north:
==> flow/design.v (excerpt) <==
module measure_sys(
	input            sys_clk,
	input            sys_rst_n,
	input      [7:0] askdemod_data,    
	input      [9:0] fsk_demod,        
	input      [7:0] pskdemod_data,    
	output     [7:0] demod_data,
	output     [7:0] uart_mod_type,
	output    [15:0] uart_demod_fre,
	output     [7:0] uart_mod_depth,
	output reg [7:0] uart_delta_freq
);
	localparam SAMPLE_DIV = 249;   
	localparam WAVE_DIV   = 24;    
	wire [8:0] fskdemod_data_9;
	wire [9:0] fskdemod_data_10;
	wire [7:0] ma;
	wire [7:0] mf;
	wire ask_is_sine_wave;
	wire fsk_is_sine_wave;
	wire [7:0] askdemod_vpp;
	wire [9:0] fskdemod_vpp;
	wire [7:0] pskdemod_vpp;
	wire [7:0] askdemod_dc_offset;
	wire [7:0] ask_papr;
	wire [9:0] fsk_papr;
	wire [7:0] psk_papr;
	wire [15:0] ask_freq_out;
	wire [15:0] fsk_freq_out;
	wire [15:0] psk_freq_out;
	signed_unsigned_converter #(9) signed_unsigned_converter_fsk2(
		.data_in(fsk_demod[8:0]),
		.is_signed(1'b1),
		.data_out(fskdemod_data_9)
	);
	signed_unsigned_converter #(10) signed_unsigned_converter_fsk3(
		.data_in(fsk_demod),
		.is_signed(1'b1),
		.data_out(fskdemod_data_10)
	);
	wire sample_en;
	clk_divider #(.FRE_DIV(SAMPLE_DIV)) clk_divider_inst(
		.clk(sys_clk),
		.rst_n(sys_rst_n),
		.sample_en(sample_en)
	);
	measure #(.N(8), .WAVE_DIV(WAVE_DIV)) measure_ask(
		.clk(sys_clk),
		.sample_en(sample_en),
		.rst_n(sys_rst_n),
		.signal_in_unsigned(askdemod_data),
		.ma_measure_enable(1'b1),
		.mf_measure_enable(1'b0),
		.is_sine_wave(ask_is_sine_wave),
		.freq_out(ask_freq_out),
		.papr(ask_papr),
		.vpp(askdemod_vpp),
		.dc_offset(askdemod_dc_offset),
		.ma(ma),
		.mf()
	);
	measure #(.N(9), .WAVE_DIV(WAVE_DIV)) measure_fsk(
		.clk(sys_clk),
		.sample_en(sample_en),
		.rst_n(sys_rst_n),
		.signal_in_unsigned(fskdemod_data_9),
		.ma_measure_enable(1'b0),
		.mf_measure_enable(1'b1),
		.is_sine_wave(fsk_is_sine_wave),
		.freq_out(fsk_freq_out),
		.papr(fsk_papr[8:0]),
		.vpp(fskdemod_vpp[8:0]),
		.dc_offset(),
		.ma(),
		.mf(mf)
	);
	assign fsk_papr[9] = 1'b0;
	assign fskdemod_vpp[9] = 1'b0;
  ...
Size in the first run: ~12000 cells after synthesis, about 540 flip-flops, ~76 I/O pins, ~91000 sq um of cells after synthesis.
==> flow/config.mk <==
export PLATFORM = sky130hd
export DESIGN_NAME = measure_sys
export DESIGN_NICKNAME = measure_sys
export VERILOG_FILES = /design/flow/design.v
export SDC_FILE = /design/flow/constraint.sdc
export NUM_CORES = 4
export LEC_CHECK = 0
export ABC_AREA = 0
export CAP_MARGIN = 25
export CELL_PAD_IN_SITES_DETAIL_PLACEMENT = 1
export CELL_PAD_IN_SITES_GLOBAL_PLACEMENT = 1
export CORE_ASPECT_RATIO = 1.06
export CORE_MARGIN = 5
export CORE_UTILIZATION = 16
export CTS_CLUSTER_SIZE = 75
export GPL_ROUTABILITY_DRIVEN = 1
export MAX_ROUTING_LAYER = met4
export PLACE_DENSITY_LB_ADDON = 0.27
export SLEW_MARGIN = 10
export TNS_END_PERCENT = 5
==> flow/constraint.sdc <==
create_clock -name core_clock -period 100.0 [get_ports {sys_clk}]
set_input_delay 20.0000 -clock core_clock [delete_from_list [all_inputs] [get_ports {sys_clk}]]
set_output_delay 20.0000 -clock core_clock [all_outputs]
set_load 0.01 [all_outputs]
run.sh (not shown) runs the stock make flow with config.mk's settings and CLKGATE_MAP_FILE=.
north was carried through to the last stage, and its layout satisfied the timing, DRC and antenna checks.
[inputs] south vs north
Settings: CELL_PAD_IN_SITES_GLOBAL_PLACEMENT: 1 -> unset; CELL_PAD_IN_SITES_DETAIL_PLACEMENT: 1 -> unset; TNS_END_PERCENT: 5 -> unset; CORE_ASPECT_RATIO: 1.06 -> unset; MAX_ROUTING_LAYER: met4 -> unset; SLEW_MARGIN: 10 -> 20; CORE_UTILIZATION: 16 -> 40; CTS_CLUSTER_SIZE: 75 -> unset; ABC_AREA: 0 -> unset; GPL_ROUTABILITY_DRIVEN: 1 -> unset; PLACE_DENSITY_LB_ADDON: 0.27 -> unset; CAP_MARGIN: 25 -> 20; CORE_MARGIN: 5 -> 2; the clock period (ns, I/O delays scaled along): 100.0 -> 90.8.
Notes after the runs:
Compared with north, south shows a layout overhead on the synthesized area that is 7.0 points lower.
The master of the slowest instance on the critical path comes out sky130_fd_sc_hd__a31oi_2 in one run and sky130_fd_sc_hd__o21ai_1 in the other, namely in north and south respectively.
In the tables for south and north, layout filler cell count reads lower with south.
Logic depth of the worst path, buffers included went down slightly going from north to south.
Comparing total wire length for south and north, the bigger number came from north.
Top routing layer in use = met4: north; top routing layer in use = met5: south
south ends up with a global-route usage that is 10 points higher than in north.
Here is what was changed in the inputs of east compared with south.
Settings: swapping 40 for 68 in CORE_UTILIZATION; swapping 90.8 for 56.8 in the clock period (ns, I/O delays scaled along).
[summary]
Compared with south, east shows post-detailed-placement cell area lower by 1.3%. Wire length reported by the detailed router deteriorates in east relative to south. In east the maximum ir drop on the vdd rail turned out 51% higher than in south. The final HPWL from detailed placement of east falls short of that of south by about 1.8%. Looking at buffer and inverter count on the worst path across east and south, the one that comes out higher is east. east -> south: relative area change from synthesis to final layout flat. Re total of flip-flops plus latches after synthesis: no difference whatsoever between east and south. Taking east as 1.0, south lands at 0.890 on average via count per standard cell. Fraction of standard cell area that is sequential: south vs east — no meaningful difference. Between east and south, total power is lower for south, east comes in above that.
Edits applied to the flow inputs when going from east to west:
Settings: setting ABC_AREA to 1 for the first time; changing CORE_UTILIZATION from 68 to 69; changing the clock period (ns, I/O delays scaled along) from 56.8 to 46.9.
### Flow results
NOTE total number of multi-input combinational cells east->west increased by a few percent
Changes observed in west relative to east: cell area after layout went up by 2.8%; total power up 28%; number of global-route vias before repair climbed about 3.6%.
| shortest period the worst path allows | west vs east | 10.08 ns lower |
Lower timing-limited maximum frequency was reported by east, not west.
Relative contribution of combinational cells to total power ends up higher on west.
In terms of floorplan die height, east and west differ only marginally.
Compare west and east | arrival time reported for the critical path endpoint higher: east
Cell total after placement for west is higher than for east.
east has higher via density per instance than west.
No activity file was given, so power comes from the tool's default toggle rates.
